==> run.sh <==
#!/bin/bash
# the make line also repeats each setting of config.mk as NAME=value (left out here)
make -C /OpenROAD-flow-scripts/flow DESIGN_CONFIG=/design/flow/config.mk WORK_HOME=/design/flow/orfs CLKGATE_MAP_FILE= finish
==> design.v <==
`timescale 1ns / 1ps
module signed_mult(a , b , out);
    output [31:0] out;
    input signed [31:0] a;
    input signed [31:0] b;
    wire signed [63:0] mult_out;
    assign mult_out = a*b;
    assign out  = {mult_out[63] , mult_out[55:25]};
endmodule
`timescale 1ns / 1ps
module Lorenz(clk , rst , en , seed_x , seed_y , seed_z , x , y , z);
    wire signed [31:0] sigma = {7'b0001010 , 25'b0};  
    wire signed [31:0] beta = {7'b0000010 , 25'b1010101010101010101010101};  
    wire signed [31:0] rho = {7'b0011100 , 25'b0};  
    wire signed [31:0] scale = {7'b0000001 , 20'b10000000001010101010};
    wire signed [31:0] dt = {7'b0 , 20'b00000001000000000000};
    parameter signed [31:0] xo = {7'b1000001 , 25'b0};  
    parameter signed [31:0] yo = {7'b0 , 25'b0001100110011001100110011};  
    parameter signed [31:0] zo = {7'b0011001 , 25'b0};  
    input wire clk;
    input wire rst;
    input wire en;
    input wire signed [31:0] seed_x;
    input wire signed [31:0] seed_y;
    input wire signed [31:0] seed_z;
    output reg signed [31:0] x;
    output reg signed [31:0] y;
    output reg signed [31:0] z;
    reg signed [26:0] dx;
    reg signed [26:0] dy;
    reg signed [26:0] dz;
    wire signed [31:0] m1 , m2 , m3 , m4 , m5 , m6 , m7 , m8 , m9;
    signed_mult sm1 (.a(m1) , .b(sigma) , .out(m2));
    signed_mult sm2 (.a(m3) , .b(m4) , .out(m5));
    signed_mult sm3 (.a(m3) , .b(y) , .out(m6));
    signed_mult sm4 (.a(m7) , .b(beta) , .out(m8));
    assign m1 = (y - x) >>> 8;
    assign m3 = x >>> 8;
    assign m4 = rho - z;
    assign m7 = z >>> 8;
    assign m9 = (y >>> 8);
    always@(posedge clk)
    begin
        if (rst)
        begin
            x <= seed_x;
            y <= seed_y;
            z <= seed_z;
        end
        else if (en)
        begin
            x <= x + m2;
            y <= y + m5 - m9;
            z <= z + m6 - m8;
        end
    end
endmodule
`timescale 1ns / 1ps
module Slowclock(
    input clk,
    input rst,
    output slowclock,
    output slowclock_rise
    );
    reg [25:0] counter;
    reg clockout;
    always@(posedge clk)
    begin
        if (rst)
        begin
            counter <= 0;
            clockout <= 0;
        end
        else if( counter == 1)
        begin
            clockout <= !clockout;        
            counter <= 0;
        end
        else
            counter <= counter + 1;
    end
    assign slowclock = clockout;
    assign slowclock_rise = (counter == 1) && !clockout;
endmodule
`timescale 1ns / 1ps
module UART_Tx1
    #(parameter CLKS_PER_BIT = 435)
    (
        input clk,
        input rst,
        input Tx_s,
        input [7:0] Tx_Data,
        output Tx_Active,
        output reg Tx_serial_out,
        output Tx_Done
    );
    localparam TX_IDLE = 3'b000;
    localparam TX_START_BIT = 3'b001;
    localparam TX_DATA_SEND = 3'b010;
    localparam TX_STOP = 3'b011;
    localparam TX_CLEAN = 3'b100;
    reg [2:0] MAIN_STATE;
    reg [9:0] clk_count;
    reg [2:0] Bit_Index;
    reg [7:0] Send_Data;
    reg       Done;
    reg       Active;
    always@(posedge clk)
    begin
        if (rst)
        begin
            MAIN_STATE <= TX_IDLE;
            clk_count <= 0;
            Bit_Index <= 0;
            Send_Data <= 0;
            Done <= 1'b0;
            Active <= 1'b0;
            Tx_serial_out <= 1'b1;
        end
        else
        case(MAIN_STATE)
            TX_IDLE:
                begin
                    Tx_serial_out <= 1'b1;
                    Done <= 1'b0;
                    clk_count <= 1'b0;
                    Bit_Index <= 1'b0;
                    if(Tx_s == 1'b1)
                        begin
                            Active <= 1'b1;
                            Send_Data <= Tx_Data;
                            MAIN_STATE <= TX_START_BIT;
                        end
                     else
                        MAIN_STATE <= TX_IDLE;
                end
            TX_START_BIT:
                begin
                    Tx_serial_out <= 1'b0;
                    if(clk_count < CLKS_PER_BIT - 1)
                        begin
                            clk_count <= clk_count + 1;
                            MAIN_STATE <= TX_START_BIT;
                        end
                    else
                        begin    
                            clk_count <= 1'b0;
                            MAIN_STATE <= TX_DATA_SEND;
                        end
                end       
            TX_DATA_SEND:
                begin
                    Tx_serial_out <= Send_Data[Bit_Index];
                    if(clk_count < CLKS_PER_BIT - 1)
                        begin
                            clk_count <= clk_count + 1;
                            MAIN_STATE <= TX_DATA_SEND;
                        end
                    else
                        begin
                            clk_count <= 1'b0;
                            if(Bit_Index < 7)
                                begin
                                    Bit_Index <= Bit_Index + 1;
                                    MAIN_STATE <= TX_DATA_SEND;
                                end
                            else
                                begin
                                    Bit_Index <= 1'b0;
                                    MAIN_STATE <= TX_STOP;
                                end
                        end
                end
            TX_STOP:
                begin
                    Tx_serial_out <= 1'b1;
                    if(clk_count < CLKS_PER_BIT - 1)
                        begin
                            clk_count <= clk_count + 1;
                            MAIN_STATE <= TX_STOP;
                        end
                    else
                        begin
                            Done <= 1'b1;
                            clk_count <= 1'b0;
                            MAIN_STATE <= TX_CLEAN;
                            Active <= 1'b0;
                        end    
                end
            TX_CLEAN:
                begin
                    Done <= 1'b1;
                    MAIN_STATE <= TX_IDLE;
                end
            default:
                MAIN_STATE <= TX_IDLE;    
        endcase
    end
    assign Tx_Active = Active;
    assign Tx_Done = Done;
endmodule
`timescale 1ns / 1ps
module delta_sigma_dac(clk, rst, PWM_in, PWM_out);
input wire clk;
input wire rst;
input wire [15:0] PWM_in;
output reg PWM_out;
reg [16:0] PWM_accumulator;
wire [16:0] PWM_sum = PWM_accumulator + PWM_in;
always @(posedge clk) 
begin
     if (rst)
     begin
          PWM_accumulator <= 0;
          PWM_out <= 0;
     end
     else
     begin
          PWM_out <= PWM_sum[16];
          PWM_accumulator <= {1'b0, PWM_sum[15:0]};
     end
end 
endmodule
`timescale 1ns / 1ps
module Lorenz3D(
    clk,
    rst,
    seed_x,
    seed_y,
    seed_z,
    pinX,
    pinY,
    pinZ,
	serial_data,
    x,
    y,
    z
    );
	input wire clk;
    input wire rst;
    input wire [31:0] seed_x;
    input wire [31:0] seed_y;
    input wire [31:0] seed_z;
    output wire pinX;
    output wire pinY;
    output wire pinZ;
    output wire serial_data;
    output wire [31:0] x;
    output wire [31:0] y;
    output wire [31:0] z;
    reg [2:0] i;
    wire [7:0] inputdata;
    wire       done_bit;
    reg        start;
    wire       active;
    wire       out_serial;
    reg        triger;
    reg [3:0] count;
	wire signed [31:0] xm , ym , zm;
	wire signed [31:0] scale = {7'b0001001 , 25'b0000001111010111000010100};
	reg [31:0] key; 
	reg [2:0]  i_n;
	reg        start_n;
	reg        triger_n;
	reg [31:0] key_n;
	wire slowclock;
	wire slowclock_rise;
	Slowclock clock ( .clk(clk), .rst(rst), .slowclock(slowclock), .slowclock_rise(slowclock_rise));
    Lorenz  L1(
     .clk(clk),
     .rst(rst),
     .en(slowclock_rise),
     .seed_x(seed_x),
     .seed_y(seed_y),
     .seed_z(seed_z),
     .x(x),
     .y(y),
     .z(z)
    );
	UART_Tx1  #(435) U1 ( .clk(clk), .rst(rst), .Tx_s(start), .Tx_Data(inputdata), .Tx_Active(active),  .Tx_serial_out(out_serial), .Tx_Done(done_bit));
	always@(posedge clk)
    begin
        i_n = i;
        start_n = start;
        triger_n = triger;
        key_n = key;
        if(done_bit == 1'b1)
        begin
            i_n = i_n + 1;
        end
        if( i_n == 3'b000 && triger_n == 1'b1)
        begin
            key_n = x;            
            start_n = 1;
            triger_n = 0;
        end
        if(i_n == 3'b100)
        begin
            i_n = 0;
            triger_n = 1;
        end
        if (rst)
        begin
            i <= 0;
            start <= 0;
            triger <= 1;
        end
        else
        begin
            i <= i_n;
            start <= start_n;
            triger <= triger_n;
            key <= key_n;
        end
    end
	delta_sigma_dac d1 (.clk(clk), .rst(rst), .PWM_in(x[31:9]), .PWM_out(pinX));
    delta_sigma_dac d2 (.clk(clk), .rst(rst), .PWM_in(y[31:9]), .PWM_out(pinY));
	delta_sigma_dac d3 (.clk(clk), .rst(rst), .PWM_in(z[31:9]), .PWM_out(pinZ));
	signed_mult sm1 (.a(x) , .b(scale) , .out(xm));
	signed_mult sm2 (.a(y) , .b(scale) , .out(ym));
	signed_mult sm3 (.a(z) , .b(scale) , .out(zm));
	assign serial_data = out_serial;
    assign inputdata = key[((i + 1) * 8 - 1) -: 8];
endmodule
==> constraint.sdc <==
create_clock -name core_clock -period 10.5 [get_ports {clk}]
set_input_delay 2.1000 -clock core_clock [delete_from_list [all_inputs] [get_ports {clk}]]
set_output_delay 2.1000 -clock core_clock [all_outputs]
set_load 0.01 [all_outputs]
==> config.mk <==
export PLATFORM = sky130hd
export DESIGN_NAME = Lorenz3D
export DESIGN_NICKNAME = Lorenz3D
export VERILOG_FILES = /design/flow/design.v
export SDC_FILE = /design/flow/constraint.sdc
export NUM_CORES = 4
export LEC_CHECK = 0
export CAP_MARGIN = 20
export CORE_MARGIN = 2
export CORE_UTILIZATION = 72
export CTS_CLUSTER_SIZE = 21
export HOLD_SLACK_MARGIN = 0.29
export MAX_ROUTING_LAYER = met4
export SLEW_MARGIN = 20
export TNS_END_PERCENT = 70
==> results of run 1 <==
## layout make-up
class	count	area, um^2
flip-flops and latches	239	6066
diodes	28	70.07
repair buffers	982	8712
clock buffers	44	923.4
multi-input cells	5839	64510
clock inverters	14	177.7
fillers	5859	17210
well taps	1403	1755
inverters	1950	7327
## per-layer routing
metal	GRT usage	wire length, um
met1	0.5469	84610
met2	0.7566	119300
met3	0.1711	34730
met4	0.3642	26590
met5	-	0
## per-stage QoR
step	instance area [um^2]
final	89540
after global routing	89530
after CTS	88180
after detailed placement	86260
after global placement	86260
after floorplan	77490
## timing repair
action                                 in CTS  in global routing
endpoints found under the hold margin       0                  0
resized                                   133                212
setup endpoints to repair                  33                 38
pin swaps                                 112                189
buffers inserted                           28                 45
gates cloned                                0                  0
==> Changelog: implementation, run 1 <==
## Implementation

- Status: finished with violations
- Violated checks: negative setup slack
- Register share after synthesis: 0.07856
- Synth mux share: 0.003711
- Delay-heaviest family, CP: adder cells
- Row count: around 120
- Ys cells: 8349
- Ys flop type: edfxtp_1
- HP Start: start
- RSZ-0062 raised after global routing: yes
- Die Height: 331.5 um
- Synthesized area: 77210 um^2
- CTS tree: built
- WS Path Type: reg -> reg
- Post-synth area from yosys stat: 77210 um^2
- Die x size: about 330 um
- Setup_tns: -12650 ps
- Final #Nets: 11640
- Max Root-Sink Buffers: 3
- Crit path largest cell delay: approximately 590 ps
- Synth area leaders: fa_1 (46%), ha_1 (12%), inv_1 (9.3%)
- Max-cap viol count: 0
- Core footprint: 106800 um^2
- Critical path startpoint: L1.z[9]
- Rel. slew slack: 0.09466
- Area growth from synthesis to layout: 15.96%
- Vias in the first global route: slightly above 70000
- Synth top cell by count: inv_1
- Instance count of the mapped netlist: 8349
- Slew Viols, Final: 0
- Stages on worst setup path: 46
- Hold Fails Final Rpt: 0
- CTS Buf Count: 31
- Total grt overflow: 0
- Fraction of registers with async set or reset after synthesis: 0
- Reg2reg path depth: 46
- CP max stage cell: fa_1
- FF-to-FF setup slack: -1040 ps
- Io pins: approximately 200
- Final Util: 0.8388
- Largest net degree at the start of global routing: about 81
- Final worst slack: -1044 ps
- Hpwl dp: 213700 um
- Area leader, netlist: fa_1
- Buf+Inv Stages, Crit Path: 9
- Vias per Instance: 6.138
- Htree depth: 1
- Most frequent CP cell: fa_1
- Final ANT Viol Nets: 0
- Hold path depth: 1
- R2r startpoint: L1.z[9]
- Syn avg cell area: between 9 and 10 um^2
- Worst EP required: 10850 ps
- Core Util at FP: 0.7233
- Placement Setup Slack: -1328 ps
- Synth top cells by count: inv_1 (1922), fa_1 (1775), nand2_1 (1026)
- DR iter-0 viols: ~6400
- Clk_skew: approximately 76 ps
- Main logic family: adder cells
- Final WL: 265300 um
- Max FO, Critical Path: 4
- Registers, synthesis: around 240
- Area fraction in compound gates: 0.05976
- Initial antenna violation count: 20
- And+or+nand+nor area frac: 0.1350
- Number of nets at floorplan: 10940
- Post-Synth Adder-Cell Area: 0.5769
- Post-synth EDFFs: about 130
- Port bufs: 197
- Crit path to: L1.y[31]
- Total track usage: 0.4982
- Residual DRC: 0
- Post-route insts no fill: 10500
- Reg2reg end: L1.y[31]
- HP Class: reg -> reg
- Worst EP arrival: 11900 ps
- Crit. End Element: register
- Yosys cell types: 77
- Hold Crit Endpoint: start
- Root buf cell: clkbuf_16
- Chip area: 109900 um^2
- Final GP Congestion: 1.039
- CTS Sinks: roughly 240
- Detailed-route wire length per cell: 25.27 um
- Synth top area share: 0.4602
- Cell total after placement: just over 10000
- Syn. warnings: 8
- WHS: 478.7 ps
- First-pass GRT wire length: a little under 400000 um
- Fmax: 86.63 MHz
- Worst Tran Pin Value: around 1300 ps
- Reg clk slew, reported paths: 70 ps
- Final Setup Violations: 20
- Final worst path period need: 11540 ps
- DRT Pass-1 Iters: 8
- Hold-fix buffers, CTS: 0
- Vias: 64440
- XORs/XNORs by Area: 0.03560
- Clock Latency Late Sink: 710 ps
- CP startpoint kind: register
- OpenROAD warnings: 62
- Fin crit share: 1.099
==> run 2: changes to the inputs <==
CTS_CLUSTER_DIAMETER = 41   (was default)
CTS_CLUSTER_SIZE = 39   (was 21)
HOLD_SLACK_MARGIN = default   (was 0.29)
MAX_ROUTING_LAYER = default   (was met4)
PLACE_DENSITY = 0.65   (was default)
SETUP_SLACK_MARGIN = -1.0   (was default)
TNS_END_PERCENT = default   (was 70)
clock period = 13.2 ns   (was 10.5 ns; I/O delays follow)
==> Changelog: implementation, run 2 <==
## Implementation

- First-pass GRT wire length: around 370000 um
- Synth mux share: 0.003711
- Synthesized area: 77210 um^2
- Hpwl dp: 194100 um
- Vias per Instance: between 6 and 7
- Critical path startpoint: L1.z[4]
- Detailed-route wire length per cell: 24.28 um
- Vias: roughly 60000
- Delay-heaviest family, CP: adder cells
- Synth top cells by count: inv_1 (1922), fa_1 (1775), nand2_1 (1026)
- WS Path Type: reg -> reg
- Final Setup Violations: 1
- Area fraction in compound gates: 0.05976
- Area leader, netlist: fa_1
- Vias in the first global route: ~64000
- Final worst path period need: around 13000 ps
- DR iter-0 viols: between 5000 and 6000
- Hold-fix buffers, CTS: 0
- Main logic family: adder cells
- Max Root-Sink Buffers: 3
- Worst EP required: around 14000 ps
- Instance count of the mapped netlist: 8349
- Number of nets at floorplan: 10940
- Clock Latency Late Sink: ~650 ps
- Max FO, Critical Path: 5
- Io pins: between 150 and 200
- Setup repair bufs after CTS: 0
- Syn avg cell area: 9.248 um^2
- Total grt overflow: 0
- Register share after synthesis: 0.07856
- Final Util: 0.7785
- And+or+nand+nor area frac: 0.1350
- Synth area leaders: fa_1 (46%), ha_1 (12%), inv_1 (9.3%)
- Reg2reg end: L1.y[31]
- Setup_tns: -87.32 ps
- Fraction of registers with async set or reset after synthesis: 0
- Htree depth: 2
- CTS Buf Count: 46
- Hold Crit Endpoint: U1.MAIN_STATE[0]
- HP Start: U1.MAIN_STATE[1]
- Buf+Inv Stages, Crit Path: 5
- Post-synth area from yosys stat: roughly 77000 um^2
- Synth top cell by count: inv_1
- Worst EP arrival: 13640 ps
- Syn. warnings: 8
- Violated checks: negative setup slack
- Logic cell area: between 60000 and 70000 um^2
- Stages on worst setup path: 44
- FF-to-FF setup slack: -90 ps
- Post-CTS resize count: 0
- Post-synth EDFFs: 128
- Fmax: between 70 and 80 MHz
- Final worst slack: -87.32 ps
- Yosys cell types: 77
- Slew Viols, Final: 0
- Reg2reg path depth: 44
- Registers, synthesis: 239
- Final ANT Viol Nets: 0
- Core footprint: 106800 um^2
- # fillers: approximately 7500
- Reg clk slew, reported paths: 70 ps
- WHS: roughly 490 ps
- OpenROAD warnings: between 60 and 70
- XORs/XNORs by Area: 0.03560
- DRT Pass-1 Iters: 7
- Ys flop type: edfxtp_1
- Port bufs: around 200
- Crit path largest cell delay: 680 ps
- Placement Setup Slack: about 160 ps
- HP Class: reg -> reg
- Final GP Congestion: 1.030
- Worst Tran Pin Value: 1189 ps
- CTS Sinks: 239
- CP max stage cell: a2111oi_0
- Final #Nets: 11050
- CP startpoint kind: register
- Post-route insts no fill: 9905
- Crit. End Element: register
- Rel. slew slack: 0.2072
- Hold Fails Final Rpt: 0
- Die Height: 331.5 um
- Total track usage: 0.4547
- Reg area: 6066 um^2
- Residual DRC: 0
- Clk_skew: ~22 ps
- Crit path to: L1.y[31]
- Max-cap viol count: 0
- Die x size: between 300 and 400 um
- Post-Synth Adder-Cell Area: 0.5769
- Cell total after placement: 9812
- Core Util at FP: 0.7233
- Most frequent CP cell: fa_1
- Initial antenna violation count: 14
- Synth top area share: 0.4602
- Ys cells: 8349
- Final WL: between 200000 and 250000 um
- Row count: 120
- Status: finished with violations
- R2r startpoint: L1.z[4]
- Chip area: 109900 um^2
- Area growth from synthesis to layout: 7.637%
- CTS tree: built
- Root buf cell: clkbuf_16
- Fin crit share: 1.007
- Hold path depth: 2
- Largest net degree at the start of global routing: 118
## run 2: layout make-up
type                       count  area share
sequential                   239     0.07298
antenna                        7   0.0002108
clock inverter                32    0.004652
tap                         1403     0.02112
timing repair buffer         382     0.04179
multi-input combinational   5839      0.7568
clock buffer                  53     0.01441
inverter                    1950     0.08807
## run 2: routing by layer
| layer | vias to the layer above | wire [um] | track usage |
|---|---|---|---|
| met5 | - | 92 | 0 |
| met1 | 29900 | 83450 | 0.5607 |
| met4 | 16 | 18090 | 0.2724 |
| li1 | 25270 | - | - |
| met3 | 962 | 33750 | 0.1709 |
| met2 | 3609 | 105100 | 0.6864 |
## run 2: through the flow
| step | area (um^2) |
|---|---|
| 2_1_floorplan | 77210 |
| 3_3_place_gp | 81480 |
| 5_1_grt | 83090 |
| 3_5_place_dp | 81480 |
| 6_report | 83110 |
| 4_1_cts | 83070 |
==> run 3: changes to the inputs <==
CAP_MARGIN = 10   (was 20)
CELL_PAD_IN_SITES_GLOBAL_PLACEMENT = 3   (was default)
CORE_ASPECT_RATIO = 1.03   (was default)
CORE_UTILIZATION = 40   (was 72)
CTS_CLUSTER_DIAMETER = 308   (was 41)
CTS_CLUSTER_SIZE = default   (was 39)
GPL_ROUTABILITY_DRIVEN = 0   (was default)
GPL_TIMING_DRIVEN = 0   (was default)
MAX_ROUTING_LAYER = met5   (was default)
MIN_ROUTING_LAYER = met1   (was default)
PLACE_DENSITY = default   (was 0.65)
PLACE_DENSITY_LB_ADDON = 0.04   (was default)
SETUP_SLACK_MARGIN = -0.43   (was -1.0)
TNS_END_PERCENT = 90   (was default)
clock period = 9.71 ns   (was 13.2 ns; I/O delays follow)
==> Changelog: implementation, run 3 <==
## Implementation

- Total grt overflow: 0
- Final ANT Viol Nets: 0
- Max FO, Critical Path: 10
- Reg clk slew, reported paths: roughly 60 ps
- Rel. slew slack: 0.1681
- Most frequent CP cell: fa_1
- Vias in the first global route: 64610
- Vias per Instance: 5.236
- Area growth from synthesis to layout: 15.49%
- CTS tree: built
- Crit path largest cell delay: approximately 600 ps
- Logic cell area: 64770 um^2
- Syn avg cell area: 9.248 um^2
- Delay-heaviest family, CP: adder cells
- Instance count of the mapped netlist: 8349
- Synth top cells by count: inv_1 (1922), fa_1 (1775), nand2_1 (1026)
- Number of nets at floorplan: 10940
- Port bufs: 196
- Ys cells: 8349
- Synth mux share: 0.003711
- Worst Tran Pin Value: 1239 ps
- Fin crit share: 1.264
- OpenROAD warnings: 60
- R2r startpoint: L1.z[0]
- Final #Nets: roughly 11000
- Synth top area share: 0.4602
- Hold Fails Final Rpt: 0
- Synth top cell by count: inv_1
- Clk_skew: 21.06 ps
- Io pins: 198
- Die x size: 436.9 um
- Slew Viols, Final: 0
- Synthesized area: 77210 um^2
- Hpwl dp: 273800 um
- Root buf cell: clkbuf_16
- Max Root-Sink Buffers: 3
- Post-synth EDFFs: about 130
- Reg area: 6066 um^2
- Fmax: ~81 MHz
- Total track usage: 0.3424
- Main logic family: adder cells
- Reg2reg path depth: between 40 and 50
- Synth area leaders: fa_1 (46%), ha_1 (12%), inv_1 (9.3%)
- Post-route insts no fill: 11400
- Registers, synthesis: 239
- RSZ-0062 raised after global routing: yes
- XORs/XNORs by Area: 0.03560
- Core footprint: 191700 um^2
- Initial antenna violation count: 41
- Max-cap viol count: 0
- Die Height: 449.9 um
- CP max stage cell: or4_4
- WS Path Type: reg -> reg
- Final WL: 330600 um
- Detailed-route wire length per cell: 29.00 um
- Crit path to: L1.y[31]
- Register share after synthesis: 0.07856
- Fraction of registers with async set or reset after synthesis: 0
- Reg2reg end: L1.y[31]
- First-pass GRT wire length: 475200 um
- Buf+Inv Stages, Crit Path: 10
- CP startpoint kind: register
- Hold Crit Endpoint: U1.MAIN_STATE[0]
- Setup_tns: -62180 ps
- Core Util at FP: 0.4028
- CTS Sinks: 239
- Crit. End Element: register
- Violated checks: negative setup slack
- HP Class: reg -> reg
- Ys flop type: edfxtp_1
- Status: finished with violations
- Post-synth area from yosys stat: 77210 um^2
- Row count: 163
- Final Util: 0.4652
- Area leader, netlist: fa_1
- Vias: 59680
- Stages on worst setup path: 49
- Yosys cell types: 77
- Hold path depth: 2
- Post-Synth Adder-Cell Area: 0.5769
- WHS: 451.8 ps
- Final worst slack: -2567 ps
- DRT Pass-1 Iters: 6
- And+or+nand+nor area frac: 0.1350
- Residual DRC: 0
- HP Start: U1.MAIN_STATE[1]
- Syn. warnings: 8
- Largest net degree at the start of global routing: 34
- DR iter-0 viols: 4479
- Worst EP arrival: 12620 ps
- # fillers: ~19000
- Chip area: between 150000 and 200000 um^2
- FF-to-FF setup slack: -2570 ps
- Final worst path period need: 12280 ps
- Cell total after placement: 11140
- Area fraction in compound gates: 0.05976
- Worst EP required: 10050 ps
- Critical path startpoint: L1.z[0]
- Htree depth: 1
- Clock Latency Late Sink: roughly 630 ps
- CTS Buf Count: 29
- Final Setup Violations: 53
## run 3: metrics by stage
| step | setup slack [ps] | instance area (um^2) |
|---|---|---|
| 2_1_floorplan | -1394 | 77510 |
| 4_1_cts | -2783 | 88410 |
| 5_1_grt | -2954 | 89160 |
| 3_3_place_gp | -5741 | 82670 |
| 3_5_place_dp | -5516 | 83600 |
| 6_report | -2567 | 89180 |
## run 3: what timing repair did
action / 4_1_cts / 5_1_grt
setup buffers: 180 / 27
hold buffers: 0 / 0
gates resized: 518 / 162
hold endpoints to repair: 0 / 0
setup endpoints to repair: 64 / 54
pin swaps: 92 / 61
## run 3: area by class of cell
type                    instances  share of cell area
flip-flops and latches        239             0.06802
repair buffers                438             0.05191
diodes                         12           0.0003367
multi-input cells            5839              0.7263
clock buffers                  37            0.008825
clock inverters                17            0.002091
inverters                    1950             0.08393
plain buffers                 309             0.02272
well taps                    2557             0.03588
## run 3: layer usage
layer	up-vias	GRT usage	wire (um)
met4	18	0.1510	18950
met1	31050	0.4381	131700
met3	534	0.05552	22990
li1	25980	-	-
met5	-	0	116
met2	2098	0.5709	156800
==> run 4: changes to the inputs <==
CAP_MARGIN = 0   (was 10)
CELL_PAD_IN_SITES_GLOBAL_PLACEMENT = default   (was 3)
CORE_ASPECT_RATIO = 0.71   (was 1.03)
CORE_UTILIZATION = 72   (was 40)
CTS_CLUSTER_DIAMETER = default   (was 308)
CTS_CLUSTER_SIZE = 49   (was default)
GPL_ROUTABILITY_DRIVEN = default   (was 0)
GPL_TIMING_DRIVEN = default   (was 0)
HOLD_SLACK_MARGIN = 0.27   (was default)
MAX_ROUTING_LAYER = met4   (was met5)
MIN_ROUTING_LAYER = default   (was met1)
PLACE_DENSITY_LB_ADDON = 0.01   (was 0.04)
SETUP_SLACK_MARGIN = 3.3   (was -0.43)
TNS_END_PERCENT = 40   (was 90)
clock period = 11.3 ns   (was 9.71 ns; I/O delays follow)
==> Changelog: implementation, run 4 <==
## Implementation

- Status: finished with violations
- Violated checks: negative setup slack
- Max FO, Critical Path: 7
- First-pass GRT wire length: roughly 390000 um
- HP Class: reg -> reg
- CTS Sinks: 239
- Post-synth area from yosys stat: 77210 um^2
- Synthesized area: 77210 um^2
- Detailed-route wire length per cell: 24.94 um
- Synth top area share: 0.4602
- CTS Buf Count: 27
- Reg2reg end: L1.y[31]
- Hold-fix buffers, CTS: 0
- Worst EP required: around 12000 ps
- Vias in the first global route: roughly 66000
- Vias: 62820
- Ys cells: between 8000 and 9000
- Hold Crit Endpoint: U1.MAIN_STATE[0]
- Fin crit share: 1.027
- Crit path to: L1.y[31]
- Synth top cells by count: inv_1 (1922), fa_1 (1775), nand2_1 (1026)
- XORs/XNORs by Area: 0.03560
- Registers, synthesis: 239
- Post-synth EDFFs: about 130
- Max-cap viol count: 0
- Crit. End Element: register
- Final worst slack: -299.8 ps
- Fraction of registers with async set or reset after synthesis: 0
- Area leader, netlist: fa_1
- Hold Fails Final Rpt: 0
- Hpwl dp: ~200000 um
- Row count: 101
- And+or+nand+nor area frac: 0.1350
- Residual DRC: 0
- Delay-heaviest family, CP: adder cells
- Register share after synthesis: 0.07856
- Fmax: 86.21 MHz
- Synth area leaders: fa_1 (46%), ha_1 (12%), inv_1 (9.3%)
- Slew Viols, Final: 0
- Hold path depth: 2
- Final instance area: 89220 um^2
- Initial antenna violation count: 13
- Die x size: 392.6 um
- CP startpoint kind: register
- DR iter-0 viols: approximately 6500
- Synth top cell by count: inv_1
- Clk_skew: 25.05 ps
- CTS tree: built
- Syn. warnings: 8
- RSZ-0062 raised after global routing: yes
- FF-to-FF setup slack: -300 ps
- Total track usage: 0.4868
- Area fraction in compound gates: 0.05976
- Final GP Congestion: 1.059
- CP max stage cell: or4_4
- Max Root-Sink Buffers: 3
- Area growth from synthesis to layout: 15.55%
- Reg clk slew, reported paths: 70 ps
- R2r startpoint: L1.z[9]
- Htree depth: 1
- Io pins: ~200
- Die Height: 279.9 um
- Yosys cell types: approximately 77
- Vias per Instance: 6.054
- DP Area: 84320 um^2
- Largest net degree at the start of global routing: ~100
- Root buf cell: clkbuf_16
- Core footprint: 106700 um^2
- OpenROAD warnings: between 60 and 70
- Reg2reg path depth: 47
- Worst EP arrival: between 10000 and 15000 ps
- WS Path Type: reg -> reg
- Buf+Inv Stages, Crit Path: 8
- Post-Synth Adder-Cell Area: 0.5769
- Chip area: 109900 um^2
- Port bufs: between 150 and 200
- Clock Latency Late Sink: 640 ps
- Main logic family: adder cells
- Syn avg cell area: 9.248 um^2
- Crit path largest cell delay: 590 ps
- HP Start: U1.MAIN_STATE[1]
- Final WL: about 260000 um
- Critical path startpoint: L1.z[9]
- Synth mux share: 0.003711
- Final #Nets: 11480
- Core Util at FP: 0.7239
- Most frequent CP cell: fa_1
- Final ANT Viol Nets: 0
- DRT Pass-1 Iters: 9
- Stages on worst setup path: 47
- Rel. slew slack: 0.2351
- Final worst path period need: roughly 12000 ps
- Final Setup Violations: 9
- Worst Tran Pin Value: 1147 ps
- Ys flop type: edfxtp_1
- Number of nets at floorplan: 10940
- Instance count of the mapped netlist: 8349
- Total grt overflow: 0
[run 4: layout make-up]
cell class / count / area (um^2)
multi-input combinational: 5839 / 65090
fill: 6297 / 17440
timing repair buffer: 828 / 7906
inverter: 1950 / 7391
sequential: 239 / 6066
tap: 1442 / 1804
clock buffer: 33 / 728.2
clock inverter: 17 / 162.7
antenna: 29 / 72.57
[run 4: metrics by stage]
stage,TNS (ps),util,std cells,hold WS [ps],worst slack (ps)
6_report,-1627,0.8365,10380,456.6,-299.8
5_1_grt,-4897,0.8362,10360,489.7,-631.3
4_1_cts,-17.29,0.8197,10280,455.5,-17.29
3_5_place_dp,-2893,0.7906,10130,442.4,-412.9
3_3_place_gp,-148.1,0.7906,10130,431.0,-60.57
2_1_floorplan,0,-,8349,418.1,197.8
[run 4: repair_timing]
action,4_1_cts,5_1_grt
pin swaps,110,180
setup endpoints to repair,74,74
setup buffers,96,59
gates resized,253,260
gates cloned,6,5
[run 4: routing by layer]
layer,GRT usage,part of all wire,vias up
met5,-,0,-
met4,0.2934,0.078,0
met3,0.1629,0.15,1142
met2,0.6744,0.42,4217
met1,0.6225,0.36,31300
li1,-,-,26160
==> run 5: changes to the inputs <==
CAP_MARGIN = 20   (was 0)
CORE_ASPECT_RATIO = default   (was 0.71)
CORE_UTILIZATION = 64   (was 72)
CTS_CLUSTER_SIZE = 96   (was 49)
HOLD_SLACK_MARGIN = default   (was 0.27)
MAX_ROUTING_LAYER = default   (was met4)
PLACE_DENSITY_LB_ADDON = default   (was 0.01)
SETUP_SLACK_MARGIN = default   (was 3.3)
TNS_END_PERCENT = default   (was 40)
clock period = 19.0 ns   (was 11.3 ns; I/O delays follow)
==> Changelog: implementation, run 5 <==
## Implementation

- Stages on worst setup path: 46
- CTS tree: built
- Die Height: between 300 and 400 um
- OpenROAD warnings: 59
- Synth mux share: 0.003711
- Reg2reg path depth: 46
- Residual DRC: 0
- Hpwl dp: 192800 um
- Root buf cell: clkbuf_16
- Crit. End Element: register
- Clk_skew: 26.11 ps
- Post-Synth Adder-Cell Area: 0.5769
- Ys flop type: edfxtp_1
- DRT Pass-1 Iters: 6
- Synth top area share: 0.4602
- Detailed-route wire length per cell: 24.35 um
- Fin crit share: 0.7719
- Buf+Inv Stages, Crit Path: 7
- # fillers: about 9800
- CP startpoint kind: register
- Initial antenna violation count: 14
- Slew Viols, Final: 0
- Number of nets at floorplan: 10940
- HP Class: reg -> reg
- CTS Sinks: 239
- Rel. slew slack: 0.1878
- Final ANT Viol Nets: 0
- Hold-fix buffers, CTS: 0
- Syn avg cell area: 9.248 um^2
- Htree depth: 1
- Syn. warnings: 8
- WS Path Type: reg -> reg
- Final worst path period need: 14670 ps
- Io pins: around 200
- Core footprint: ~120000 um^2
- Die x size: 351.3 um
- Port bufs: 197
- Ys cells: 8349
- Hold Crit Endpoint: U1.MAIN_STATE[0]
- Max-cap viol count: 0
- Clock Latency Late Sink: 670 ps
- Final WL: around 240000 um
- Hold Fails Final Rpt: 0
- Main logic family: adder cells
- Setup_tns: 0 ps
- CP max stage cell: nor3_1
- Status: finished clean
- Crit path to: L1.y[31]
- Total track usage: 0.4117
- Largest net degree at the start of global routing: 88
- Fraction of registers with async set or reset after synthesis: 0
- Fmax: around 70 MHz
- Post-synth EDFFs: 128
- HP Start: U1.MAIN_STATE[1]
- Core Util at FP: 0.6445
- Crit path largest cell delay: 840 ps
- Delay-heaviest family, CP: adder cells
- Reg clk slew, reported paths: around 70 ps
- Yosys cell types: a little under 80
- DR iter-0 viols: approximately 5400
- Chip area: about 120000 um^2
- Setup repair bufs after CTS: 0
- Area fraction in compound gates: 0.05976
- Vias in the first global route: 61960
- Worst EP arrival: around 15000 ps
- R2r startpoint: L1.z[0]
- RSZ-0062 raised after global routing: no
- Post-CTS resize count: 0
- CTS Buf Count: 31
- Final Setup Violations: 0
- Final #Nets: between 10000 and 15000
- Final worst slack: ~4300 ps
- Hold path depth: 2
- Max Root-Sink Buffers: 3
- Logic cell area: approximately 63000 um^2
- Synthesized area: 77210 um^2
- Worst Tran Pin Value: 1218 ps
- Synth top cell by count: inv_1
- Placement Setup Slack: 4389 ps
- Post-synth area from yosys stat: 77210 um^2
- Max FO, Critical Path: 24
- And+or+nand+nor area frac: 0.1350
- Instance count of the mapped netlist: roughly 8300
- FF-to-FF setup slack: 4330 ps
- Area leader, netlist: fa_1
- Row count: 127
- First-pass GRT wire length: between 300000 and 400000 um
- Critical path startpoint: L1.z[0]
- Reg2reg end: L1.y[31]
- Most frequent CP cell: fa_1
- Vias per Instance: about 5.9
- Synth area leaders: fa_1 (46%), ha_1 (12%), inv_1 (9.3%)
- Area growth from synthesis to layout: 6.848%
- Worst EP required: 19380 ps
- Final GP Congestion: 0.9835
- Total grt overflow: 0
- Register share after synthesis: 0.07856
- XORs/XNORs by Area: 0.03560
- Reg area: 6066 um^2
- Registers, synthesis: roughly 240
- Synth top cells by count: inv_1 (1922), fa_1 (1775), nand2_1 (1026)
- Vias: between 50000 and 60000
run 5: layout make-up:
cell class / count / area share
inverter: 1950 / 0.08872
clock buffer: 43 / 0.01039
tap: 1612 / 0.02445
sequential: 239 / 0.07352
multi-input combinational: 5839 / 0.7631
clock inverter: 15 / 0.001365
antenna: 5 / 0.0001517
timing repair buffer: 343 / 0.03835
run 5: metrics by stage:
stage | hold WS, ps | instances | cell area (um^2) | util
3_3_place_gp | 441.8 | 9979 | 81410 | 0.6795
3_5_place_dp | 448.7 | 9979 | 81410 | 0.6795
5_1_grt | 505.8 | 10040 | 82490 | 0.6885
2_1_floorplan | 418.1 | 8349 | 77210 | -
4_1_cts | 464.0 | 10040 | 82380 | 0.6876
6_report | 465.8 | 10050 | 82500 | 0.6886
run 5: layer usage:
layer,track usage,vias up,wire length [um]
li1,-,25130,-
met3,0.09275,763,26420
met2,0.6431,3056,110600
met4,0.2309,8,16990
met5,0,-,45
met1,0.5339,29940,90590
==> run 6: changes to the inputs <==
CORE_ASPECT_RATIO = 1.03   (was default)
CORE_UTILIZATION = 40   (was 64)
CTS_CLUSTER_SIZE = default   (was 96)
GPL_TIMING_DRIVEN = 0   (was default)
HOLD_SLACK_MARGIN = 0.18   (was default)
MAX_ROUTING_LAYER = met5   (was default)
MIN_ROUTING_LAYER = met1   (was default)
SETUP_SLACK_MARGIN = -0.43   (was default)
clock period = 20.0 ns   (was 19.0 ns; I/O delays follow)
==> Changelog: implementation, run 6 <==
## Implementation

- Status: finished clean
- Clock Latency Late Sink: 660 ps
- Detailed-route wire length per cell: 25.27 um
- Total track usage: 0.2929
- Instance count of the mapped netlist: ~8300
- Synth top cells by count: inv_1 (1922), fa_1 (1775), nand2_1 (1026)
- R2r startpoint: L1.z[0]
- Port bufs: 196
- Io pins: 198
- Core Util at FP: 0.4028
- Fraction of registers with async set or reset after synthesis: 0
- Core footprint: 191700 um^2
- Initial antenna violation count: 29
- Vias in the first global route: 63380
- Buf+Inv Stages, Crit Path: 8
- Slew Viols, Final: 0
- Max-cap viol count: 0
- CTS Sinks: 239
- Setup_tns: 0 ps
- Area fraction in compound gates: 0.05976
- Final WL: 283200 um
- Vias: 59260
- Hpwl dp: ~240000 um
- FF-to-FF setup slack: ~3300 ps
- Met3 WL: between 20000 and 30000 um
- Worst Tran Pin Value: around 1300 ps
- Residual DRC: 0
- Synth mux share: 0.003711
- Hold-fix buffers, CTS: 0
- First-pass GRT wire length: 420700 um
- Reg2reg end: L1.y[30]
- Clk_skew: about 65 ps
- Hold path depth: 2
- Number of nets at floorplan: between 10000 and 15000
- OpenROAD warnings: 57
- Area leader, netlist: fa_1
- Post-CTS resize count: 0
- Synth top area share: 0.4602
- Registers, synthesis: 239
- Worst EP arrival: 17010 ps
- Fin crit share: 0.8345
- HP Start: U1.MAIN_STATE[1]
- Post-synth area from yosys stat: 77210 um^2
- Root buf cell: clkbuf_16
- Total grt overflow: 0
- Die x size: 436.9 um
- Ys cells: roughly 8300
- Delay-heaviest family, CP: adder cells
- Final Setup Violations: 0
- XORs/XNORs by Area: 0.03560
- Top Metal Used: met5
- Reg2reg path depth: 49
- Setup repair bufs after CTS: 0
- Yosys cell types: 77
- Max FO, Critical Path: 11
- Synth area leaders: fa_1 (46%), ha_1 (12%), inv_1 (9.3%)
- Crit. End Element: register
- CTS tree: built
- Critical path startpoint: L1.z[0]
- Final ANT Viol Nets: 0
- And+or+nand+nor area frac: 0.1350
- Row count: around 160
- Synth top cell by count: inv_1
- Final #Nets: 11210
- Largest net degree at the start of global routing: 34
- Worst EP required: 20320 ps
- Area growth from synthesis to layout: 9.337%
- Htree depth: 1
- Fmax: between 50 and 60 MHz
- Crit path to: L1.y[30]
- CP startpoint kind: register
- Vias per Instance: 5.288
- Ys flop type: edfxtp_1
- Most frequent CP cell: fa_1
- Die Height: around 450 um
- HP Class: reg -> reg
- Synthesized area: 77210 um^2
- Crit path largest cell delay: 930 ps
- Final GP Congestion: 1.009
- Hold Fails Final Rpt: 0
- Rel. slew slack: 0.1267
- Syn avg cell area: roughly 9.2 um^2
- DRT Pass-1 Iters: 6
- DP Area: 83200 um^2
- DR iter-0 viols: 4742
- CTS Buf Count: 30
- Chip area: 196600 um^2
- Register share after synthesis: 0.07856
- Post-Synth Adder-Cell Area: 0.5769
- RSZ-0062 raised after global routing: no
- Syn. warnings: 8
- CP max stage cell: nor2_1
- Reg clk slew, reported paths: ~60 ps
- Hold Crit Endpoint: U1.MAIN_STATE[0]
- DR WL met2: between 100000 and 150000 um
- Main logic family: adder cells
- Wire length on met1: ~110000 um
- Post-synth EDFFs: between 100 and 150
- Final instance area: 84420 um^2
- Final worst path period need: 16690 ps
- Stages on worst setup path: 49
- WS Path Type: reg -> reg
- Max Root-Sink Buffers: 3
## run 6: area by class of cell
type | instances | area [um^2]
antenna | 8 | 20.02
buffer | 321 | 1254
clock buffer | 33 | 825.8
clock inverter | 23 | 322.8
fill | 18870 | 107300
inverter | 1950 | 7320
multi-input combinational | 5839 | 62860
sequential | 239 | 6066
tap | 2557 | 3199
timing repair buffer | 237 | 2559
## run 6: metal layers
layer / vias to the layer above / global-route usage
met5: - / 0
met4: 8 / 0.1835
met3: 690 / 0.05820
met2: 2619 / 0.4548
met1: 30330 / 0.3753
li1: 25610 / -
## run 6: per-stage QoR
step	worst slack, ps	std cells	hold slack, ps	util
finish	3310	11210	458.5	0.4404
global route	2777	11200	478.9	0.4403
CTS	3790	11200	458.7	0.4400
detailed placement	3822	11140	443.1	0.4340
global placement	2196	11100	432.2	0.4297
floorplan	7761	8349	418.1	-
==> run 7: changes to the inputs <==
CAP_MARGIN = 40   (was 20)
CELL_PAD_IN_SITES_GLOBAL_PLACEMENT = 1   (was default)
CORE_ASPECT_RATIO = default   (was 1.03)
CORE_UTILIZATION = 72   (was 40)
CTS_CLUSTER_SIZE = 100   (was default)
GPL_TIMING_DRIVEN = default   (was 0)
HOLD_SLACK_MARGIN = 0.3   (was 0.18)
MAX_ROUTING_LAYER = met4   (was met5)
MIN_ROUTING_LAYER = default   (was met1)
SETUP_SLACK_MARGIN = 1.47   (was -0.43)
SLEW_MARGIN = 10   (was 20)
TNS_END_PERCENT = 60   (was default)
clock period = 11.1 ns   (was 20.0 ns; I/O delays follow)
==> Changelog: implementation, run 7 <==
## Implementation

- Reg2reg path depth: 47
- And+or+nand+nor area frac: 0.1350
- Yosys cell types: 77
- Synth area leaders: fa_1 (46%), ha_1 (12%), inv_1 (9.3%)
- XORs/XNORs by Area: 0.03560
- Synth top cells by count: inv_1 (1922), fa_1 (1775), nand2_1 (1026)
- Syn avg cell area: 9.248 um^2
- Post-synth EDFFs: about 130
- Io pins: 198
- CP max stage cell: fa_2
- Worst EP required: 11530 ps
- HP Class: reg -> reg
- Registers, synthesis: approximately 240
- Die Height: 331.5 um
- Die x size: between 300 and 400 um
- OpenROAD warnings: approximately 64
- # fillers: 5974
- Final WL: about 280000 um
- Fraction of registers with async set or reset after synthesis: 0
- Synth top area share: 0.4602
- Final ANT Viol Nets: 0
- Crit path to: L1.y[31]
- Ys flop type: edfxtp_1
- CTS tree: built
- Vias per Instance: roughly 6.3
- Slew Viols, Final: 0
- Vias in the first global route: 70000
- Max FO, Critical Path: 7
- Hold Crit Endpoint: U1.MAIN_STATE[0]
- Status: finished with violations
- CP startpoint kind: register
- Htree depth: 1
- Port bufs: 197
- Main logic family: adder cells
- Reg2reg end: L1.y[31]
- Root buf cell: clkbuf_16
- Reg area: 6066 um^2
- WS Path Type: reg -> reg
- Stages on worst setup path: 47
- Max Root-Sink Buffers: 3
- WHS: 458.5 ps
- First-pass GRT wire length: 406300 um
- Core footprint: 106800 um^2
- Clk_skew: 78.29 ps
- Final Util: 0.8440
- Ys cells: 8349
- DRT Pass-1 Iters: 13
- DR iter-0 viols: 7683
- Core Util at FP: 0.7233
- Synth mux share: 0.003711
- Hold path depth: 2
- Post-Synth Adder-Cell Area: 0.5769
- Final worst slack: -575.9 ps
- Buf+Inv Stages, Crit Path: 6
- Largest net degree at the start of global routing: roughly 85
- Initial antenna violation count: 27
- Residual DRC: 0
- Crit. End Element: register
- Violated checks: negative setup slack
- Worst EP arrival: 12100 ps
- Instance count of the mapped netlist: between 8000 and 9000
- Area leader, netlist: fa_1
- HP Start: U1.MAIN_STATE[1]
- Area growth from synthesis to layout: 16.69%
- Number of nets at floorplan: 10940
- Worst Tran Pin Value: 1112 ps
- Final worst path period need: 11680 ps
- Logic cell area: 64880 um^2
- Vias: 65670
- Synthesized area: a little under 80000 um^2
- Critical path startpoint: L1.z[9]
- CTS Sinks: 239
- RSZ-0062 raised after global routing: yes
- Hpwl dp: ~200000 um
- Most frequent CP cell: fa_1
- Max-cap viol count: 0
- Total track usage: 0.5133
- Chip area: 109900 um^2
- Hold Fails Final Rpt: 0
- Fmax: 85.65 MHz
- Delay-heaviest family, CP: adder cells
- Rel. slew slack: 0.2521
- Syn. warnings: 8
- Hold-fix buffers, CTS: 0
- R2r startpoint: L1.z[9]
- Post-synth area from yosys stat: 77210 um^2
- Reg clk slew, reported paths: 70 ps
- Total grt overflow: 0
- Area fraction in compound gates: 0.05976
- Synth top cell by count: inv_1
- FF-to-FF setup slack: -580 ps
- Final GP Congestion: 1.089
- Register share after synthesis: 0.07856
- Final #Nets: between 10000 and 15000
- Final Setup Violations: 16
- Fin crit share: 1.052
- Row count: ~120
- Crit path largest cell delay: 580 ps
- Clock Latency Late Sink: 720 ps
- Detailed-route wire length per cell: 26.28 um
- CTS Buf Count: 31
run 7: area by class of cell:
| class | count | area share |
|---|---|---|
| sequential | 239 | 0.06732 |
| timing repair buffer | 947 | 0.09779 |
| inverter | 1950 | 0.08177 |
| antenna | 45 | 0.001250 |
| multi-input combinational | 5839 | 0.7201 |
| clock buffer | 38 | 0.009582 |
| tap | 1403 | 0.01948 |
| clock inverter | 20 | 0.002680 |
run 7: routing by layer:
layer | wire length (um) | global-route usage | vias up
met1 | 87670 | 0.5825 | 32280
li1 | - | - | 26420
met3 | 45590 | 0.2357 | 1957
met2 | 116200 | 0.7315 | 5007
met5 | 0 | - | -
met4 | 25990 | 0.3356 | 0
run 7: per-stage QoR:
| step | area [um^2] | setup slack [ps] | TNS (ps) | instances |
|---|---|---|---|---|
| 4_1_cts | 88660 | -70.91 | -101.1 | 10390 |
| 3_5_place_dp | 84910 | -418.5 | -2626 | 10200 |
| 5_1_grt | 90070 | -814.9 | -9644 | 10470 |
| 6_report | 90100 | -575.9 | -4535 | 10480 |
| 2_1_floorplan | 77510 | -2.225 | -2.225 | 8349 |
| 3_3_place_gp | 84890 | -280.6 | -1286 | 10200 |
run 7: what timing repair did:
item / 4_1_cts / 5_1_grt
cloned: 10 / 2
hold endpoints to repair: 0 / 0
pin swaps: 167 / 119
endpoints found under the setup margin: 47 / 53
buffers inserted: 117 / 47
resized: 328 / 201
==> run 8: changes to the inputs <==
CAP_MARGIN = 0   (was 40)
CELL_PAD_IN_SITES_GLOBAL_PLACEMENT = default   (was 1)
CTS_CLUSTER_SIZE = 25   (was 100)
MAX_ROUTING_LAYER = met5   (was met4)
SETUP_SLACK_MARGIN = -0.59   (was 1.47)
clock period = 10.5 ns   (was 11.1 ns; I/O delays follow)
==> Changelog: implementation, run 8 <==
## Implementation

- Status: finished with violations
- Violated checks: negative setup slack
- Total track usage: 0.4719
- Delay-heaviest family, CP: adder cells
- Registers, synthesis: about 240
- Io pins: 198
- Met3 WL: 33080 um
- HP Start: U1.MAIN_STATE[1]
- CTS Sinks: 239
- Port bufs: 197
- Syn. warnings: 8
- Area leader, netlist: fa_1
- Yosys cell types: a little under 80
- WS Path Type: reg -> reg
- Final worst path period need: 11680 ps
- Fin crit share: 1.112
- R2r startpoint: L1.z[8]
- Hold Crit Endpoint: U1.MAIN_STATE[0]
- Synth top cell by count: inv_1
- Rel. slew slack: 0.1333
- CP startpoint kind: register
- Post-route insts no fill: around 10000
- Clock Latency Late Sink: 690 ps
- Row count: about 120
- Buf+Inv Stages, Crit Path: 11
- Hold Fails Final Rpt: 0
- Worst EP required: 10860 ps
- Final worst slack: -1181 ps
- Ys flop type: edfxtp_1
- Fmax: roughly 86 MHz
- Top Metal Used: met5
- Area fraction in compound gates: 0.05976
- Root buf cell: clkbuf_16
- Area growth from synthesis to layout: 13.77%
- Critical path startpoint: L1.z[8]
- Max-cap viol count: 0
- Hold path depth: 2
- OpenROAD warnings: 62
- Stages on worst setup path: ~48
- FF-to-FF setup slack: -1180 ps
- HP Class: reg -> reg
- Max Root-Sink Buffers: 3
- Post-synth area from yosys stat: 77210 um^2
- Post-Synth Adder-Cell Area: 0.5769
- Largest net degree at the start of global routing: 72
- Die x size: 331.5 um
- Worst Tran Pin Value: 1291 ps
- First-pass GRT wire length: between 300000 and 400000 um
- Max FO, Critical Path: 3
- Number of nets at floorplan: 10940
- CTS tree: built
- Core footprint: 106800 um^2
- Die Height: ~330 um
- Logic cell area: 63600 um^2
- Synthesized area: about 77000 um^2
- Wire length on met1: 82880 um
- Placement Setup Slack: -1282 ps
- Instance count of the mapped netlist: approximately 8300
- Ys cells: 8349
- Hpwl dp: 209100 um
- Htree depth: 1
- Vias: 62770
- Reg area: 6066 um^2
- Hold-fix buffers, CTS: 0
- CP max stage cell: fa_2
- Register share after synthesis: 0.07856
- Core Util at FP: 0.7233
- # fillers: 6458
- Fraction of registers with async set or reset after synthesis: 0
- Final WL: about 250000 um
- Clk_skew: 61.17 ps
- Most frequent CP cell: fa_1
- Vias per Instance: 6.026
- Final Setup Violations: 34
- Reg2reg path depth: 48
- Cell total after placement: approximately 10000
- Crit path largest cell delay: 590 ps
- RSZ-0062 raised after global routing: yes
- DR iter-0 viols: 5566
- Final ANT Viol Nets: 0
- And+or+nand+nor area frac: 0.1350
- Worst EP arrival: ~12000 ps
- Reg2reg end: L1.y[31]
- DR WL met2: 113100 um
- DRT Pass-1 Iters: 6
- Chip area: about 110000 um^2
- CTS Buf Count: 31
- Total grt overflow: 0
- Reg clk slew, reported paths: 70 ps
- XORs/XNORs by Area: 0.03560
- Residual DRC: 0
- Synth top cells by count: inv_1 (1922), fa_1 (1775), nand2_1 (1026)
- Initial antenna violation count: 10
- Crit path to: L1.y[31]
- Synth mux share: 0.003711
- Final GP Congestion: 1.032
- Main logic family: adder cells
- Synth top area share: 0.4602
- Slew Viols, Final: 0
- Synth area leaders: fa_1 (46%), ha_1 (12%), inv_1 (9.3%)
- Detailed-route wire length per cell: 24.21 um
- Post-synth EDFFs: approximately 130
- Final #Nets: 11570
- Vias in the first global route: roughly 68000
- Syn avg cell area: between 9 and 10 um^2
- Crit. End Element: register
## run 8: cell type report
cell class,instances,share of cell area
Multi-Input combinational cell,5839,0.7241
Timing Repair Buffer,913,0.09043
Inverter,1950,0.08337
Sequential cell,239,0.06905
Tap cell,1403,0.01998
Clock buffer,42,0.01074
Clock inverter,16,0.001966
Antenna cell,14,0.0003988
## run 8: timing repair
action / CTS / global route
pin swaps: 53 / 35
resized: 48 / 77
buffers inserted: 17 / 19
cloned: 0 / 0
setup endpoints to repair: 17 / 33
## run 8: metal layers
metal | global-route usage | up-vias
met1 | 0.5554 | 31360
met4 | 0.3326 | 4
li1 | - | 26290
met3 | 0.1631 | 1209
met5 | 0.01042 | -
met2 | 0.7284 | 3907
## run 8: through the flow
step | TNS, ps | hold slack (ps) | instance area [um^2] | utilization
2_1_floorplan | -3386 | 418.1 | 77470 | -
3_3_place_gp | -11560 | 432.8 | 85890 | 0.8046
3_5_place_dp | -18970 | 434.2 | 85890 | 0.8046
4_1_cts | -14920 | 449.3 | 87350 | 0.8183
5_1_grt | -32620 | 474.1 | 87830 | 0.8227
6_report | -18980 | 448.1 | 87840 | 0.8229
==> run 9: changes to the inputs <==
CORE_ASPECT_RATIO = 0.83   (was default)
CTS_CLUSTER_SIZE = 75   (was 25)
MAX_ROUTING_LAYER = met4   (was met5)
PLACE_DENSITY = 0.64   (was default)
SETUP_SLACK_MARGIN = 1.47   (was -0.59)
clock period = 11.1 ns   (was 10.5 ns; I/O delays follow)
==> Changelog: implementation, run 9 <==
## Implementation

- Hold path depth: 2
- Crit path to: L1.y[31]
- Registers, synthesis: 239
- Final #Nets: approximately 12000
- OpenROAD warnings: just over 60
- Main logic family: adder cells
- Die Height: 302.3 um
- WS Path Type: reg -> reg
- Post-synth EDFFs: 128
- Post-route insts no fill: 10410
- Register share after synthesis: 0.07856
- Post-synth area from yosys stat: 77210 um^2
- Delay-heaviest family, CP: adder cells
- Hold-fix buffers, CTS: 0
- Max FO, Critical Path: 3
- Row count: 109
- XORs/XNORs by Area: 0.03560
- Core footprint: ~110000 um^2
- Fin crit share: 1.069
- Reg2reg end: L1.y[31]
- Slew Viols, Final: 0
- Detailed-route wire length per cell: 25.77 um
- Core Util at FP: 0.7259
- Synth top cell by count: inv_1
- Crit path largest cell delay: 590 ps
- Hold Crit Endpoint: U1.Tx_serial_out
- Residual DRC: 0
- Worst Tran Pin Value: 1172 ps
- Max-cap viol count: 0
- R2r startpoint: L1.z[8]
- Synth area leaders: fa_1 (46%), ha_1 (12%), inv_1 (9.3%)
- CP startpoint kind: register
- Largest net degree at the start of global routing: 73
- Fraction of registers with async set or reset after synthesis: 0
- Max Root-Sink Buffers: 3
- Final worst path period need: 11870 ps
- Buf+Inv Stages, Crit Path: 8
- Io pins: 198
- CP max stage cell: fa_1
- Area fraction in compound gates: 0.05976
- Fmax: ~84 MHz
- Syn. warnings: 8
- And+or+nand+nor area frac: 0.1350
- Die x size: 363.5 um
- Final WL: 268400 um
- Post-Synth Adder-Cell Area: 0.5769
- Reg2reg path depth: 45
- Final ANT Viol Nets: 0
- Initial antenna violation count: 20
- Syn avg cell area: 9.248 um^2
- Most frequent CP cell: fa_1
- Root buf cell: clkbuf_16
- Violated checks: negative setup slack
- HP Class: reg -> reg
- Vias: 64520
- Port bufs: about 200
- Crit. End Element: register
- HP Start: U1.Tx_serial_out
- Stages on worst setup path: 45
- Worst EP required: 11480 ps
- Final Util: 0.8386
- Vias per Instance: 6.196
- Hold Fails Final Rpt: 0
- RSZ-0062 raised after global routing: yes
- Hpwl dp: 207200 um
- Area leader, netlist: fa_1
- Chip area: 109900 um^2
- FF-to-FF setup slack: -770 ps
- Rel. slew slack: 0.2184
- Worst EP arrival: 12250 ps
- Clock Latency Late Sink: between 700 and 800 ps
- Synthesized area: ~77000 um^2
- Final Setup Violations: 14
- CTS tree: built
- Status: finished with violations
- Htree depth: 1
- Total grt overflow: 0
- Vias in the first global route: between 60000 and 70000
- DR iter-0 viols: 7489
- Final worst slack: -768.1 ps
- Critical path startpoint: L1.z[8]
- Synth top cells by count: inv_1 (1922), fa_1 (1775), nand2_1 (1026)
- Cell total after placement: around 10000
- Area growth from synthesis to layout: 15.53%
- DRT Pass-1 Iters: 8
- Instance count of the mapped netlist: 8349
- Number of nets at floorplan: between 10000 and 15000
- Yosys cell types: ~77
- Synth top area share: 0.4602
- Placement Setup Slack: -693.5 ps
- CTS Sinks: 239
- Ys flop type: edfxtp_1
- Synth mux share: 0.003711
- Reg clk slew, reported paths: 70 ps
- First-pass GRT wire length: 396800 um
- Clk_skew: 54.98 ps
- CTS Buf Count: 31
- Ys cells: 8349
- Total track usage: 0.5035
- Final GP Congestion: 1.051
-- run 9: layout make-up --
cell class                      count  area, um^2
Multi-Input combinational cell   5839       64870
Inverter                         1950        7342
Clock inverter                     17       185.2
Tap cell                         1387        1735
Timing Repair Buffer              916        8063
Antenna cell                       24       60.06
Fill cell                        6003       17170
Sequential cell                   239        6066
Clock buffer                       41       885.9
-- run 9: what timing repair did --
action,CTS,global route
gates cloned,0,0
resized,264,209
pin swaps,178,199
buffers inserted,98,36
endpoints found under the setup margin,56,57
-- run 9: per-layer routing --
metal,up-vias,GRT usage,share of wire
met3,1434,0.1972,0.16
met1,31630,0.6245,0.34
met2,5133,0.7062,0.42
met4,0,0.2843,0.078
met5,-,-,0
li1,26320,-,-
-- run 9: metrics by stage --
step | setup TNS (ps) | hold WS (ps) | cell area (um^2)
finish | -7127 | 481.3 | 89200
global route | -12120 | 511.2 | 89190
CTS | -1667 | 480.6 | 87890
detailed placement | -6023 | 461.0 | 84880
global placement | -1734 | 444.5 | 84880
floorplan | -2.225 | 418.1 | 77510
==> run 10: changes to the inputs <==
CAP_MARGIN = 20   (was 0)
CELL_PAD_IN_SITES_DETAIL_PLACEMENT = 1   (was default)
CELL_PAD_IN_SITES_GLOBAL_PLACEMENT = 1   (was default)
CORE_ASPECT_RATIO = default   (was 0.83)
CORE_UTILIZATION = 45   (was 72)
CTS_CLUSTER_SIZE = 88   (was 75)
GPL_TIMING_DRIVEN = 1   (was default)
HOLD_SLACK_MARGIN = default   (was 0.3)
MAX_ROUTING_LAYER = default   (was met4)
PLACE_DENSITY = default   (was 0.64)
PLACE_DENSITY_LB_ADDON = 0.16   (was default)
SETUP_SLACK_MARGIN = default   (was 1.47)
SLEW_MARGIN = 30   (was 10)
TNS_END_PERCENT = 30   (was 60)
clock period = 24.0 ns   (was 11.1 ns; I/O delays follow)
==> Changelog: implementation, run 10 <==
## Implementation

- OpenROAD warnings: 57
- Reg2reg path depth: 50
- Setup repair bufs after CTS: 0
- Worst EP arrival: 14690 ps
- Rel. slew slack: 0.2814
- Fin crit share: 0.5970
- Synth top cells by count: inv_1 (1922), fa_1 (1775), nand2_1 (1026)
- DRT Pass-1 Iters: 5
- Post-CTS resize count: 0
- Vias: 58470
- Worst Tran Pin Value: 1071 ps
- DP Area: 82140 um^2
- Initial antenna violation count: 32
- Area growth from synthesis to layout: 7.804%
- Post-synth EDFFs: ~130
- Number of nets at floorplan: between 10000 and 15000
- Post-synth area from yosys stat: 77210 um^2
- Status: finished clean
- Cell total after placement: 10610
- Clk_skew: approximately 35 ps
- Setup_tns: 0 ps
- And+or+nand+nor area frac: 0.1350
- Port bufs: 197
- Largest net degree at the start of global routing: 81
- Area fraction in compound gates: 0.05976
- Core footprint: 171000 um^2
- Post-Synth Adder-Cell Area: 0.5769
- Final ANT Viol Nets: 0
- CTS Buf Count: 31
- Vias per Instance: 5.474
- Clock Latency Late Sink: around 650 ps
- XORs/XNORs by Area: 0.03560
- Ys flop type: edfxtp_1
- CP max stage cell: nor3_1
- Register share after synthesis: 0.07856
- Max-cap viol count: 0
- Hold Crit Endpoint: U1.MAIN_STATE[0]
- Final GP Congestion: slightly above 0.9
- Io pins: 198
- DR iter-0 viols: 3528
- Hold Fails Final Rpt: 0
- Max FO, Critical Path: 24
- R2r startpoint: L1.z[0]
- Placement Setup Slack: 9755 ps
- Reg clk slew, reported paths: roughly 60 ps
- Synth top area share: 0.4602
- Htree depth: 1
- Synth top cell by count: inv_1
- Detailed-route wire length per cell: 25.53 um
- Crit. End Element: register
- Crit path to: L1.y[30]
- Total grt overflow: 0
- Residual DRC: 0
- Die x size: 418.2 um
- Critical path startpoint: L1.z[0]
- RSZ-0062 raised after global routing: no
- Hpwl dp: 216500 um
- Ys cells: 8349
- Synth area leaders: fa_1 (46%), ha_1 (12%), inv_1 (9.3%)
- CTS Sinks: 239
- HP Class: reg -> reg
- Main logic family: adder cells
- Core Util at FP: 0.4516
- Synth mux share: 0.003711
- Vias in the first global route: 66640
- Instance count of the mapped netlist: 8349
- Hold-fix buffers, CTS: 0
- Row count: roughly 150
- Final worst slack: 9671 ps
- HP Start: U1.MAIN_STATE[1]
- Final Setup Violations: 0
- Syn. warnings: 8
- Reg2reg end: L1.y[30]
- Final WL: 272700 um
- Die Height: 418.2 um
- First-pass GRT wire length: ~420000 um
- Syn avg cell area: 9.248 um^2
- Most frequent CP cell: fa_1
- Root buf cell: clkbuf_16
- Delay-heaviest family, CP: adder cells
- Final #Nets: about 11000
- Stages on worst setup path: 50
- Worst EP required: 24360 ps
- Final instance area: 83240 um^2
- FF-to-FF setup slack: 9670 ps
- Post-route insts no fill: 10680
- Crit path largest cell delay: approximately 760 ps
- Yosys cell types: 77
- Registers, synthesis: 239
- WS Path Type: reg -> reg
- Final worst path period need: 14330 ps
- CTS tree: built
- Slew Viols, Final: 0
- Synthesized area: 77210 um^2
- Hold path depth: 2
- Buf+Inv Stages, Crit Path: 6
- Total track usage: 0.3216
- Fraction of registers with async set or reset after synthesis: 0
- Max Root-Sink Buffers: 3
- Chip area: between 150000 and 200000 um^2
- CP startpoint kind: register
- Area leader, netlist: fa_1
- Fmax: 69.79 MHz
## run 10: layer usage
metal,part of all wire,vias to the layer above,global-route usage
li1,-,25140,-
met1,0.40,31060,0.4048
met2,0.49,1730,0.5439
met3,0.063,533,0.05146
met4,0.053,8,0.1467
met5,0.00018,-,0
## run 10: layout make-up
type | instances | area (um^2)
fillers | 19470 | 87730
multi-input cells | 5839 | 62870
inverters | 1950 | 7320
flip-flops and latches | 239 | 6066
repair buffers | 345 | 3100
well taps | 2233 | 2794
clock buffers | 47 | 964.7
clock inverters | 11 | 83.83
diodes | 18 | 45.04
## run 10: metrics by stage
step / util / hold slack (ps)
2_1_floorplan: - / 418.1
3_3_place_gp: 0.4804 / 428.3
3_5_place_dp: 0.4804 / 464.3
4_1_cts: 0.4866 / 476.9
5_1_grt: 0.4867 / 497.7
6_report: 0.4869 / 467.5
